// bicubic
module bicubic(clk, rst, act, in, out_0, out_1, out_2, out_3);
Size: about 830 flip-flops, roughly 0.052 mm2 of cells after synthesis.
clock: 2.58 ns
lec_check: 0
abc_area: 1
cap_margin: 20
core_margin: 2
core_utilization: 72
cts_cluster_diameter: 395
cts_cluster_size: 10
place_density: 0.41
setup_slack_margin: 0.75
slew_margin: 20
tns_end_percent: 5
run.sh (not shown) runs the stock make flow with config.mk's settings and CLKGATE_MAP_FILE=.
The baseline aborted during clock tree synthesis (4_1_cts) on DPL-0033.
Next try:
- CTS_CLUSTER_SIZE: 10 -> 94
- PLACE_DENSITY: 0.41 -> not set
- SETUP_SLACK_MARGIN: 0.75 -> 0.42
- clock period: 2.58 -> 2.5 ns (I/O delays scaled with it)
=> With this change the flow never finished: it broke off in global routing (5_1_grt) (GRT-0116). Die size is unchanged. Synthesized area does not change. Synthesized cell count does not change.
Next try:
- CTS_CLUSTER_DIAMETER: 395 -> not set
- CTS_CLUSTER_SIZE: 94 -> 10
- PLACE_DENSITY: not set -> 0.38
- SETUP_SLACK_MARGIN: 0.42 -> 0.98
- clock period: 2.5 -> 4.21 ns (I/O delays scaled with it)
Result: The changed run did not get past global routing (5_1_grt), error GRT-0232. Die area stays the same. Synthesized cell count does not change. Synthesized area stays the same.
Next try:
- ABC_AREA: 1 -> not set
- CORE_UTILIZATION: 72 -> 40
- CTS_CLUSTER_SIZE: 10 -> not set
- PLACE_DENSITY: 0.38 -> not set
- SETUP_SLACK_MARGIN: 0.98 -> not set
- TNS_END_PERCENT: 5 -> not set
- clock period: 4.21 -> 5.4 ns (I/O delays scaled with it)
=> With this change the flow finished with setup timing left. Area after synthesis falls by about 4%. Synthesized cell count falls by about 17%. Die area rises by 71%.
Next try:
- CORE_UTILIZATION: 40 -> 59
- clock period: 5.4 -> 7.29 ns (I/O delays scaled with it)
With this change the flow finished with timing, DRC and antenna clean.
Routed wire length shrinks by 7.4%.
Cell area is lower by 9.5%.

========
== job 1733 ==
Starting RTL as in the previous note.
export LEC_CHECK = 0
export CAP_MARGIN = 10
export CORE_MARGIN = 2
export CORE_UTILIZATION = 72
export SLEW_MARGIN = 20
create_clock -name core_clock -period 5.31 [get_ports {clk}]
In job 1733 the implementation ran to completion but is not tape-out ready, as the final checks report negative setup slack.
diff inputs: job 1733 => job 1164
-- flow/config.mk --
<<< job 1733, line 8
>>> job 1164, line 8
export ABC_AREA = 1
<<< job 1733, line 11
>>> job 1164, line 12
export CTS_CLUSTER_SIZE = 74
==> flow/constraint.sdc <==
create_clock -name core_clock -period 4.59 [get_ports {clk}]
set_input_delay 0.9180 -clock core_clock [delete_from_list [all_inputs] [get_ports {clk}]]
set_output_delay 0.9180 -clock core_clock [all_outputs]
set_load 0.01 [all_outputs]
==> comparison <==
- Job 1733 → job 1164: average size of a mapped cell fell by 13%; sequential share of the synthesized area dropped 1.8 points.
- When job 1164 is measured against job 1733, its simple logic cell fraction of the synthesized area turns out 4.3 points higher.
- Job 1164: it failed with a tool error in 5_1_grt, so there are no final results.
Input-level comparison between job 7312 and job 1164:
-- flow/config.mk --
<<< job 1164, line 8
export ABC_AREA = 1
export CAP_MARGIN = 10
>>> job 7312, line 8
export CAP_MARGIN = 20
<<< job 1164, line 11
export CORE_UTILIZATION = 72
export CTS_CLUSTER_SIZE = 74
>>> job 7312, line 10
export CORE_UTILIZATION = 40
==> flow/constraint.sdc <==
create_clock -name core_clock -period 7.29 [get_ports {clk}]
set_input_delay 1.4580 -clock core_clock [delete_from_list [all_inputs] [get_ports {clk}]]
set_output_delay 1.4580 -clock core_clock [all_outputs]
set_load 0.01 [all_outputs]
Findings:
- Job 7312: PASS, flow complete, no timing, DRC or antenna violations
- Sort job 7312 and job 1164 by final HPWL from detailed placement desc -> top: job 1164
- From job 1164 to job 7312 the numbers moved as follows: setup slack after placement rose by 0.88 ns, number of buffers inserted during clock tree synthesis rose by 8.3%, synthesis area per yosys fell by 0.0021 sq mm.
#### Input delta (job 268 over job 7312)
==> flow/constraint.sdc <==
create_clock -name core_clock -period 10.0 [get_ports {clk}]
set_input_delay 2.0000 -clock core_clock [delete_from_list [all_inputs] [get_ports {clk}]]
set_output_delay 2.0000 -clock core_clock [all_outputs]
set_load 0.01 [all_outputs]
Notes after the runs:
Job 7312 and job 268 ended up with nearly the same die area.
Job 7312 has a lower number of antenna violations at the first check in global routing than job 268.
Re largest stage delay on the critical path: job 7312 was higher than job 268.
Job 7312 → job 268: number of non-filler instances in the completed layout held, area of all placed cells without fillers saw a decrease, actual slew at the worst max-slew pin went down by 0.0092 ns.
Setup slack: job 268 vs job 7312 up 2.17 ns
Class of the most critical setup path = flip-flop to flip-flop: job 7312; class of the most critical setup path = flip-flop to output port: job 268
Input-level comparison between job 1964 and job 268:
-- flow/config.mk --
<<< job 268, line 8
export CAP_MARGIN = 20
>>> job 1964, line 8
export CAP_MARGIN = 10
<<< job 268, line 10
export CORE_UTILIZATION = 40
>>> job 1964, line 10
export CORE_UTILIZATION = 72
==> flow/constraint.sdc <==
create_clock -name core_clock -period 5.24 [get_ports {clk}]
set_input_delay 1.0480 -clock core_clock [delete_from_list [all_inputs] [get_ports {clk}]]
set_output_delay 1.0480 -clock core_clock [all_outputs]
set_load 0.01 [all_outputs]
--- outcome ---
Summary of job 268 and job 1964: one run falls short of a clean finish, namely job 1964. Layout overhead on the synthesized area delta for job 1964 relative to job 268: 12 points higher. Job 1964: share of the clock period used by the worst path after layout higher than job 268. Count of clock-buffer cells in the layout (job 1964 over job 268): increase, 1.

========
alpha:
bicubic again, from the RTL that the note above started with.
Settings: LEC_CHECK=0, CAP_MARGIN=20, CELL_PAD_IN_SITES_DETAIL_PLACEMENT=0, CELL_PAD_IN_SITES_GLOBAL_PLACEMENT=0, CORE_ASPECT_RATIO=0.72, CORE_MARGIN=2, CORE_UTILIZATION=72, CTS_CLUSTER_SIZE=40, MAX_ROUTING_LAYER=met4, PLACE_DENSITY_LB_ADDON=0.0, SETUP_SLACK_MARGIN=-0.42, SLEW_MARGIN=20, TNS_END_PERCENT=15; clock period 4.46 ns.
alpha: complete, dirty (max-capacitance violations, max-slew violations, negative setup slack)
Here is what was changed in the inputs of beta compared with alpha.
diff --git a/flow/config.mk b/flow/config.mk
--- a/flow/config.mk
+++ b/flow/config.mk
@@ -7,0 +8 @@
+export ABC_AREA = 1
@@ -14 +15 @@
-export CTS_CLUSTER_SIZE = 40
+export CTS_CLUSTER_SIZE = 80
@@ -16,2 +17,2 @@
-export PLACE_DENSITY_LB_ADDON = 0.0
-export SETUP_SLACK_MARGIN = -0.42
+export PLACE_DENSITY_LB_ADDON = 0.02
+export SETUP_SLACK_MARGIN = -0.05
==> flow/constraint.sdc <==
create_clock -name core_clock -period 5.19 [get_ports {clk}]
set_input_delay 1.0380 -clock core_clock [delete_from_list [all_inputs] [get_ports {clk}]]
set_output_delay 1.0380 -clock core_clock [all_outputs]
set_load 0.01 [all_outputs]
beta had finished all stages when the layout checks came back failing, citing negative setup slack.
Floorplan core density for beta: 0.54 points up relative to alpha
Final-layout setup total negative slack, beta and alpha: larger value in beta
Going from alpha to beta, portion of the post-synthesis area used by sequential elements lower, met1 capacity usage during global routing higher.
Summary of the comparison: data required time at the worst endpoint is higher in beta, relative to alpha.
Share of synthesized cell area in and-or and or-and compound cells, beta and alpha: higher on beta
Input-level comparison between gamma and beta:
diff --git a/flow/config.mk b/flow/config.mk
--- a/flow/config.mk
+++ b/flow/config.mk
@@ -8 +7,0 @@
-export ABC_AREA = 1
@@ -17,2 +16,2 @@
-export PLACE_DENSITY_LB_ADDON = 0.02
-export SETUP_SLACK_MARGIN = -0.05
+export PLACE_DENSITY_LB_ADDON = 0.0
+export SETUP_SLACK_MARGIN = 1.34
@@ -20 +19 @@
-export TNS_END_PERCENT = 15
+export TNS_END_PERCENT = 65
==> flow/constraint.sdc <==
create_clock -name core_clock -period 4.56 [get_ports {clk}]
set_input_delay 0.9120 -clock core_clock [delete_from_list [all_inputs] [get_ports {clk}]]
set_output_delay 0.9120 -clock core_clock [all_outputs]
set_load 0.01 [all_outputs]
Notes after the runs:
Summary of the comparison: synthesized area is lower in gamma, relative to beta. gamma vs. beta: die area went down by 3000 um2. Number of cells in Yosys stat: lower on gamma. Of gamma and beta, the run reporting the higher overall die width was beta. As the logs show, gamma stopped at 5_1_grt after a tool error, so it never reached the end of the flow.
Relative to gamma, the following input files were edited for delta:
diff --git a/flow/config.mk b/flow/config.mk
--- a/flow/config.mk
+++ b/flow/config.mk
@@ -7,0 +8 @@
+export ABC_AREA = 1
@@ -14,0 +16 @@
+export GPL_ROUTABILITY_DRIVEN = 0
@@ -16,2 +18,2 @@
-export PLACE_DENSITY_LB_ADDON = 0.0
-export SETUP_SLACK_MARGIN = 1.34
+export PLACE_DENSITY_LB_ADDON = 0.02
+export SETUP_SLACK_MARGIN = -0.05
@@ -19 +21 @@
-export TNS_END_PERCENT = 65
+export TNS_END_PERCENT = 80
==> flow/constraint.sdc <==
create_clock -name core_clock -period 4.94 [get_ports {clk}]
set_input_delay 0.9880 -clock core_clock [delete_from_list [all_inputs] [get_ports {clk}]]
set_output_delay 0.9880 -clock core_clock [all_outputs]
set_load 0.01 [all_outputs]
## What came out
Floorplan check, delta vs gamma: die outline larger in delta. Lower mux contribution to synthesized area was reported by delta, not gamma. Vertical die size of delta exceeds that of gamma by a few percent. Changes observed in delta relative to gamma: share of synthesized cell area in full adder, half adder and majority cells moved down; fraction of registers with async set or reset after synthesis level; synthesized cell count moved up. The flow for delta finished, though final verification flagged negative setup slack. The final reports for delta and gamma show synthesized area higher in the former. | complex-gate fraction of the synthesized area | delta vs gamma | 0.22 points higher |. What delta reported for average cell area after synthesis has to be multiplied by 1.15 to get the figure for gamma. Against gamma, delta comes in about 2% higher on horizontal die size.
Input changes introduced in epsilon (baseline for comparison: delta):
diff --git a/flow/config.mk b/flow/config.mk
--- a/flow/config.mk
+++ b/flow/config.mk
@@ -8 +7,0 @@
-export ABC_AREA = 1
@@ -12 +11 @@
-export CORE_ASPECT_RATIO = 0.72
+export CORE_ASPECT_RATIO = 1.57
@@ -16 +14,0 @@
-export GPL_ROUTABILITY_DRIVEN = 0
@@ -18,2 +16,2 @@
-export PLACE_DENSITY_LB_ADDON = 0.02
-export SETUP_SLACK_MARGIN = -0.05
+export PLACE_DENSITY_LB_ADDON = 0.03
+export SETUP_SLACK_MARGIN = 1.92
@@ -21 +19 @@
-export TNS_END_PERCENT = 80
+export TNS_END_PERCENT = 15
==> flow/constraint.sdc <==
create_clock -name core_clock -period 6.55 [get_ports {clk}]
set_input_delay 1.3100 -clock core_clock [delete_from_list [all_inputs] [get_ports {clk}]]
set_output_delay 1.3100 -clock core_clock [all_outputs]
set_load 0.01 [all_outputs]
Results
epsilon closes out successfully: all stages finished, all timing, DRC and antenna checks passed. Worst hold slack after final layout across epsilon and delta: no real change. [compare] base=delta new=epsilon: area fraction in mux cells +3.7 points; first-pass GRT wire length went down; non-clock inverter count in the final layout down 29%. epsilon vs delta: number of logic gates down in epsilon.
